Design ahb, start of the top module:
module ahb (
            hclk
           ,hresetn
           ,htrans
           ,haddr
           ,hwdata
           ,hready_in
           ,hsel
           ,hwrite
           ,hsize
           ,hresp
           ,hready_out
           ,hrdata
           ,frame_num    
           ,sample_in_frame
           ,com_2_ovl
           ,max_point_fft_core
           ,alpha
           ,quarter
           ,fft_num
           ,fft_stage_number
           ,mel_num
           ,cep_num
           ,trigger
           );
Size in the first run: ~1,100 cells after synthesis, roughly 370 flip-flops, roughly 410 I/O pins, ~16,000 um2 of cells after synthesis.
clock: 10.0 ns
lec_check: 0
cap_margin: 20
core_margin: 2
core_utilization: 40
gpl_timing_driven: 0
min_routing_layer: met2
slew_margin: 20
run.sh (not shown) runs the stock make flow with config.mk's settings and CLKGATE_MAP_FILE=.
The first run completed without violations.
==> next run, changes <==
--- a/flow/config.mk
+++ b/flow/config.mk
@@ -8,6 +8,5 @@
 export CAP_MARGIN = 20
 export CORE_MARGIN = 2
-export CORE_UTILIZATION = 40
-export GPL_TIMING_DRIVEN = 0
-export MIN_ROUTING_LAYER = met2
+export CORE_UTILIZATION = 61
+export CTS_CLUSTER_SIZE = 32
 export SLEW_MARGIN = 20
==> flow/constraint.sdc (replaced) <==
create_clock -name core_clock -period 2.47 [get_ports {hclk}]
set_input_delay 0.4940 -clock core_clock [delete_from_list [all_inputs] [get_ports {hclk}]]
set_output_delay 0.4940 -clock core_clock [all_outputs]
set_load 0.01 [all_outputs]
Result: With this change the flow completed, yet does not pass: setup timing. Total power climbs to 3.9 times its value. Cell area climbs by about 10%. Clock power climbs to 3.7 times its value. Wire length climbs by about 14%. Clock-buffer cell count drops by 10. Worst hold slack got worse by 0.10 ns. Non-clock buffer count climbs by 173.
==> next run, changes <==
--- a/flow/config.mk
+++ b/flow/config.mk
@@ -6,7 +6,9 @@
 export NUM_CORES = 4
 export LEC_CHECK = 0
+export ABC_AREA = 1
 export CAP_MARGIN = 20
 export CORE_MARGIN = 2
-export CORE_UTILIZATION = 61
-export CTS_CLUSTER_SIZE = 32
+export CORE_UTILIZATION = 59
+export CTS_CLUSTER_SIZE = 53
+export SETUP_SLACK_MARGIN = 0.65
 export SLEW_MARGIN = 20
With this change the flow stopped in global routing (5_1_grt); area after synthesis increases by 3.2%; die area goes up by 6.5%; synthesized cell count went up by 100%.
==> next run, changes <==
--- a/flow/config.mk
+++ b/flow/config.mk
@@ -9,6 +9,7 @@
 export CAP_MARGIN = 20
 export CORE_MARGIN = 2
-export CORE_UTILIZATION = 59
-export CTS_CLUSTER_SIZE = 53
-export SETUP_SLACK_MARGIN = 0.65
+export CORE_UTILIZATION = 56
+export CTS_CLUSTER_SIZE = 36
+export HOLD_SLACK_MARGIN = 0.29
+export SETUP_SLACK_MARGIN = 0.58
 export SLEW_MARGIN = 20
Result:
- The new run produced a clean layout
- die size goes up by 5.2%
- synthesized area does not change
- synthesized cell count stays the same
==> next run, changes <==
--- a/flow/config.mk
+++ b/flow/config.mk
@@ -9,7 +9,4 @@
 export CAP_MARGIN = 20
 export CORE_MARGIN = 2
-export CORE_UTILIZATION = 56
-export CTS_CLUSTER_SIZE = 36
-export HOLD_SLACK_MARGIN = 0.29
-export SETUP_SLACK_MARGIN = 0.58
+export CORE_UTILIZATION = 62
 export SLEW_MARGIN = 20
==> flow/constraint.sdc (replaced) <==
create_clock -name core_clock -period 8.14 [get_ports {hclk}]
set_input_delay 1.6280 -clock core_clock [delete_from_list [all_inputs] [get_ports {hclk}]]
set_output_delay 1.6280 -clock core_clock [all_outputs]
set_load 0.01 [all_outputs]
Synthesized area stays the same.
First-iteration DRC count drops by about 11%.
Register-to-register slack gains 4.5 ns.


ahb again, from the RTL that the note above started with.
==> flow/design.v (excerpt) <==
module ahb (
            hclk
           ,hresetn
           ,htrans
           ,haddr
           ,hwdata
           ,hready_in
           ,hsel
           ,hwrite
           ,hsize
           ,hresp
           ,hready_out
           ,hrdata
           ,frame_num    
           ,sample_in_frame
           ,com_2_ovl
           ,max_point_fft_core
           ,alpha
           ,quarter
           ,fft_num
           ,fft_stage_number
           ,mel_num
           ,cep_num
           ,trigger
           );
Settings: LEC_CHECK=0, ABC_AREA=1, CAP_MARGIN=5, CELL_PAD_IN_SITES_DETAIL_PLACEMENT=0, CORE_ASPECT_RATIO=1.56, CORE_MARGIN=2, CORE_UTILIZATION=27, CTS_CLUSTER_SIZE=87, GPL_TIMING_DRIVEN=0, MAX_ROUTING_LAYER=met5, PLACE_DENSITY_LB_ADDON=0.23, SETUP_SLACK_MARGIN=-0.31, SLEW_MARGIN=20, TNS_END_PERCENT=80; clock period 3.94 ns.
The first run completed with no timing, DRC or antenna violations.
Next try:
- CAP_MARGIN: 5 -> 20
- CELL_PAD_IN_SITES_DETAIL_PLACEMENT: 0 -> default
- CORE_ASPECT_RATIO: 1.56 -> default
- CORE_UTILIZATION: 27 -> 70
- CTS_CLUSTER_DIAMETER: default -> 400
- CTS_CLUSTER_SIZE: 87 -> default
- GPL_TIMING_DRIVEN: 0 -> default
- MAX_ROUTING_LAYER: met5 -> default
- PLACE_DENSITY_LB_ADDON: 0.23 -> default
- SETUP_SLACK_MARGIN: -0.31 -> default
- TNS_END_PERCENT: 80 -> default
- clock period: 3.94 -> 2.75 ns (I/O delays scaled with it)
After rerunning: The new run stopped in 5_1_grt; synthesized cell count does not change; die size shrinks by 61%; area after synthesis does not change.
Next try:
- CORE_UTILIZATION: 70 -> 59
- CTS_CLUSTER_DIAMETER: 400 -> default
- CTS_CLUSTER_SIZE: default -> 93
- SETUP_SLACK_MARGIN: default -> 0.64
After rerunning:
- This time the run ran to the end with no violations
- area after synthesis is unchanged
- synthesized cell count does not change
- die size goes up by about a fifth


## job 101
Starting RTL as in the previous note.
==> flow/config.mk <==
export PLATFORM = sky130hd
export DESIGN_NAME = ahb
export DESIGN_NICKNAME = ahb
export VERILOG_FILES = /design/flow/design.v
export SDC_FILE = /design/flow/constraint.sdc
export NUM_CORES = 4
export LEC_CHECK = 0
export CAP_MARGIN = 20
export CORE_MARGIN = 9
export CORE_UTILIZATION = 40
export GPL_TIMING_DRIVEN = 1
export HOLD_SLACK_MARGIN = -0.05
export MIN_ROUTING_LAYER = met1
export PLACE_DENSITY_LB_ADDON = 0.16
export SETUP_SLACK_MARGIN = 2.03
export SLEW_MARGIN = 20
==> flow/constraint.sdc <==
create_clock -name core_clock -period 10.0 [get_ports {hclk}]
set_input_delay 2.0000 -clock core_clock [delete_from_list [all_inputs] [get_ports {hclk}]]
set_output_delay 2.0000 -clock core_clock [all_outputs]
set_load 0.01 [all_outputs]
[inputs] job 102 vs job 101
==> flow/config.mk <==
export PLATFORM = sky130hd
export DESIGN_NAME = ahb
export DESIGN_NICKNAME = ahb
export VERILOG_FILES = /design/flow/design.v
export SDC_FILE = /design/flow/constraint.sdc
export NUM_CORES = 4
export LEC_CHECK = 0
export CAP_MARGIN = 20
export CELL_PAD_IN_SITES_GLOBAL_PLACEMENT = 3
export CORE_ASPECT_RATIO = 1.69
export CORE_MARGIN = 2
export CORE_UTILIZATION = 40
export GPL_TIMING_DRIVEN = 0
export MIN_ROUTING_LAYER = met2
export PLACE_DENSITY_LB_ADDON = 0.2
export SLEW_MARGIN = 20
Results
- [job 102] first-iteration DRC count rose 2140 relative to job 101
- Diff job 101 -> job 102: clock skew grew by 0.0059 ns; total routed wirelength grew by about 16%; area of all placed cells without fillers grew by 340 um^2; layout buffer count excluding clock buffers grew by 80; clock group share of total power shrank by 1.4 points.
- Diff job 101 -> job 102: met2 track demand over resource in global routing now larger; fmax now smaller; post-layout total power now smaller.
- On power share of the combinational group, the lower figure sits with job 101, not job 102.
Edits applied to the flow inputs when going from job 102 to job 103:
-- flow/config.mk --
<<< job 102, line 10
export CORE_ASPECT_RATIO = 1.69
export CORE_MARGIN = 2
export CORE_UTILIZATION = 40
export GPL_TIMING_DRIVEN = 0
export MIN_ROUTING_LAYER = met2
export PLACE_DENSITY_LB_ADDON = 0.2
export SLEW_MARGIN = 20
>>> job 103, line 10
export CORE_ASPECT_RATIO = 1.69
export CORE_MARGIN = 2
export CORE_UTILIZATION = 71
export CTS_CLUSTER_SIZE = 51
export GPL_TIMING_DRIVEN = 0
export HOLD_SLACK_MARGIN = 0.25
export MIN_ROUTING_LAYER = met2
export PLACE_DENSITY_LB_ADDON = 0.17
export SLEW_MARGIN = 20
### Flow results
Job 103 against job 102: synthesized area about even, width of the die fell about 24%, core box area fell 17000 um^2.
Of job 102 and job 103, only job 103 never reached the final stage.
Summary of job 103 over job 102: sequential area share after synthesis roughly the same; cell row count lower; height of the die lower; die area lower; count of library flops with an enable pin roughly the same.
What job 104 does differently from job 103 at the input level:
==> flow/config.mk <==
export PLATFORM = sky130hd
export DESIGN_NAME = ahb
export DESIGN_NICKNAME = ahb
export VERILOG_FILES = /design/flow/design.v
export SDC_FILE = /design/flow/constraint.sdc
export NUM_CORES = 4
export LEC_CHECK = 0
export CAP_MARGIN = 20
export CORE_MARGIN = 2
export CORE_UTILIZATION = 66
export SLEW_MARGIN = 20
==> flow/constraint.sdc <==
create_clock -name core_clock -period 4.51 [get_ports {hclk}]
set_input_delay 0.9020 -clock core_clock [delete_from_list [all_inputs] [get_ports {hclk}]]
set_output_delay 0.9020 -clock core_clock [all_outputs]
set_load 0.01 [all_outputs]
[summary]
- Job 104: all stages complete, timing, DRC and antenna checks passed
- When job 104 is measured against job 103, its number of cell rows turns out 21% lower.
- From job 103 to job 104 the numbers moved as follows: number of unique standard cell types used by synthesis essentially unchanged; gate count of the mapped netlist essentially unchanged; chip area in the Yosys report essentially unchanged; area of the mapped netlist essentially unchanged; y dimension of the die decreased about 20%.
- STATUS total die size: job 104 loses against job 103
- The width of the die reported for job 104 is greater than that of job 103 by about 34%.


## maple
Starting RTL as in the previous note.
// ahb
module ahb (
            hclk
           ,hresetn
           ,htrans
           ,haddr
           ,hwdata
           ,hready_in
           ,hsel
           ,hwrite
           ,hsize
           ,hresp
           ,hready_out
           ,hrdata
           ,frame_num    
           ,sample_in_frame
           ,com_2_ovl
           ,max_point_fft_core
           ,alpha
           ,quarter
           ,fft_num
           ,fft_stage_number
           ,mel_num
           ,cep_num
           ,trigger
           );
input hclk;                       
input hresetn;                    
input [1:0]htrans;
input [11:0]haddr;
input [31:0]hwdata;
input hready_in;
input hsel;
input hwrite;
input [2:0]hsize;
output [1:0]hresp;
output hready_out;
output [31:0]hrdata; 
output [31:0]frame_num;            
output [31:0]sample_in_frame;      
output [31:0]com_2_ovl;            
output [31:0]max_point_fft_core;   
output [31:0]alpha;                
output [31:0]quarter;              
output [31:0]fft_num;              
output [31:0]fft_stage_number;     
output [31:0]mel_num;              
output [31:0]cep_num;              
output trigger;                    
wire hclk;
wire hresetn;
wire [1:0]htrans;
wire [11:0]haddr;
wire [31:0]hwdata;
wire hready_in;
wire hsel;
wire hwrite;
wire [2:0]hsize;
wire [1:0]hresp;
wire hready_out;
reg [31:0]hrdata; 
reg [31:0]frame_num;
reg [31:0]sample_in_frame;
reg [31:0]com_2_ovl;
reg [31:0]max_point_fft_core;
reg [31:0]alpha;
  ...
Settings: LEC_CHECK=0, ABC_AREA=1, CAP_MARGIN=30, CELL_PAD_IN_SITES_DETAIL_PLACEMENT=1, CELL_PAD_IN_SITES_GLOBAL_PLACEMENT=3, CORE_ASPECT_RATIO=1.56, CORE_MARGIN=2, CORE_UTILIZATION=27, CTS_CLUSTER_SIZE=92, GPL_TIMING_DRIVEN=0, MAX_ROUTING_LAYER=met5, PLACE_DENSITY_LB_ADDON=0.25, SETUP_SLACK_MARGIN=-0.31, SLEW_MARGIN=30, TNS_END_PERCENT=25; clock period 3.94 ns.
--- input diff maple..willow ---
# maple
export LEC_CHECK = 0
export ABC_AREA = 1
export CAP_MARGIN = 30
export CELL_PAD_IN_SITES_DETAIL_PLACEMENT = 1
export CELL_PAD_IN_SITES_GLOBAL_PLACEMENT = 3
export CORE_ASPECT_RATIO = 1.56
export CORE_MARGIN = 2
export CORE_UTILIZATION = 27
export CTS_CLUSTER_SIZE = 92
export GPL_TIMING_DRIVEN = 0
export MAX_ROUTING_LAYER = met5
export PLACE_DENSITY_LB_ADDON = 0.25
export SETUP_SLACK_MARGIN = -0.31
export SLEW_MARGIN = 30
export TNS_END_PERCENT = 25
create_clock -name core_clock -period 3.94 [get_ports {hclk}]
# willow
export LEC_CHECK = 0
export CAP_MARGIN = 20
export CORE_MARGIN = 2
export CORE_UTILIZATION = 66
export SLEW_MARGIN = 20
create_clock -name core_clock -period 7.69 [get_ports {hclk}]
Findings:
willow completed every stage of the flow, and the final layout passed the timing, design-rule and antenna checks.
[willow] maximum fanout encountered on the critical timing path rose 18 relative to maple
Max core occupancy in the finished layout across maple and willow: willow
Of willow and maple, it is willow that has the higher sequential share of layout area.
Going from maple to willow, part of the Yosys area used for sequential elements grows by 1.8 points.
maple leaves less setup margin than willow.
For maple, the slowest cell on the critical path was sky130_fd_sc_hd__clkbuf_1, unlike willow, where it was sky130_fd_sc_hd__clkdlybuf4s50_1.
For cell count, dividing the value from willow by the value from maple gives 0.53.
Non-clock buffer count, maple and willow: lower on willow
Clock network power share for willow is higher than for maple.
Re final clock period utilization by the worst path: maple and willow aren't equal, and the lower value belongs to willow.
willow — routed wire length 32% lower, maple as reference
#### Input delta (lagoon over willow)
# willow
export LEC_CHECK = 0
export CAP_MARGIN = 20
export CORE_MARGIN = 2
export CORE_UTILIZATION = 66
export SLEW_MARGIN = 20
create_clock -name core_clock -period 7.69 [get_ports {hclk}]
# lagoon
export LEC_CHECK = 0
export CAP_MARGIN = 20
export CORE_MARGIN = 2
export CORE_UTILIZATION = 65
export CTS_CLUSTER_DIAMETER = 81
export CTS_CLUSTER_SIZE = 53
export SLEW_MARGIN = 20
create_clock -name core_clock -period 2.47 [get_ports {hclk}]
### Flow results
Tool error GRT-0232 stopped lagoon during 5_1_grt; no final results.
Per the comparison of lagoon with willow, die extent in x higher; count of instances resized after the clock tree is built higher; placed instance area higher; pre-CTS setup slack lower.
Number of standard-cell rows in the floorplan, lagoon and willow: lower on willow
| die area | lower: willow |
Of lagoon and willow, the run reporting the higher number of clock buffers inserted by TritonCTS was willow.


ember:
Starting RTL as in the previous note.
Design ahb, start of the top module:
module ahb (
            hclk
           ,hresetn
           ,htrans
           ,haddr
           ,hwdata
           ,hready_in
           ,hsel
           ,hwrite
           ,hsize
           ,hresp
           ,hready_out
           ,hrdata
           ,frame_num    
           ,sample_in_frame
           ,com_2_ovl
           ,max_point_fft_core
           ,alpha
           ,quarter
           ,fft_num
           ,fft_stage_number
           ,mel_num
           ,cep_num
           ,trigger
           );
make LEC_CHECK=0 ABC_AREA=0 CAP_MARGIN=20 CELL_PAD_IN_SITES_DETAIL_PLACEMENT=0 CORE_MARGIN=3 CORE_UTILIZATION=70 CTS_CLUSTER_SIZE=33 PLACE_DENSITY=0.65 SLEW_MARGIN=20 TNS_END_PERCENT=80 finish   # period 2.47 ns
Stage in which a tool error killed ember: clock tree synthesis (4_1_cts).
For fjord, these inputs were changed with respect to ember:
- a deleted TNS_END_PERCENT that had been 80
- a change of CORE_MARGIN from 3 to 2
- a change of CTS_CLUSTER_SIZE from 33 to 36
- a change of CORE_UTILIZATION from 70 to 56
- a deleted ABC_AREA that had been 0
- a deleted PLACE_DENSITY that had been 0.65
- a deleted CELL_PAD_IN_SITES_DETAIL_PLACEMENT that had been 0
==> results <==
Area after synthesis across ember and fjord: no real change.
Between ember and fjord, the count of input and output buffers does not differ in any meaningful way.
NOTE area inside the core boundary ember->fjord increased by more than a quarter
fjord vs ember: die height up by more than 10%
Re number of enable-type register cells in the synthesized netlist: no difference whatsoever between ember and fjord.
From ember to fjord the numbers moved as follows: die size climbed 5200 µm²; placement-stage worst setup slack rose 0.15 ns.
fjord completed end to end; final checks failed (negative setup slack).
Input-level comparison between cedar and fjord:
- CTS_CLUSTER_SIZE now 68, was 36
- TNS_END_PERCENT now 80, previously not set
- PLACE_DENSITY now 0.65, previously not set
- CORE_UTILIZATION now 59, was 56
- CELL_PAD_IN_SITES_DETAIL_PLACEMENT now 0, previously not set
- CORE_MARGIN now 3, was 2
- ABC_AREA now 1, previously not set
Results
Comparing fjord and cedar, overall track demand over capacity in global routing is lower on fjord. Delta (cedar minus fjord): final area went down 5.8%; share of synthesized area occupied by flip-flops and latches went down 1.8 points; placed instance area went down 0.33%; overall via count from detail_route went up 31%; met3 usage went up 2.5 points. cedar: all stages complete, timing, DRC and antenna checks passed. Diff fjord -> cedar: share of power burned in the clock network shows a reduction of 0.8 points. cedar against fjord: final total power shows a reduction of 0.00027 W; highest clock rate shows an increase of 0.044 GHz.
Power is estimated from default activity; no workload was simulated.
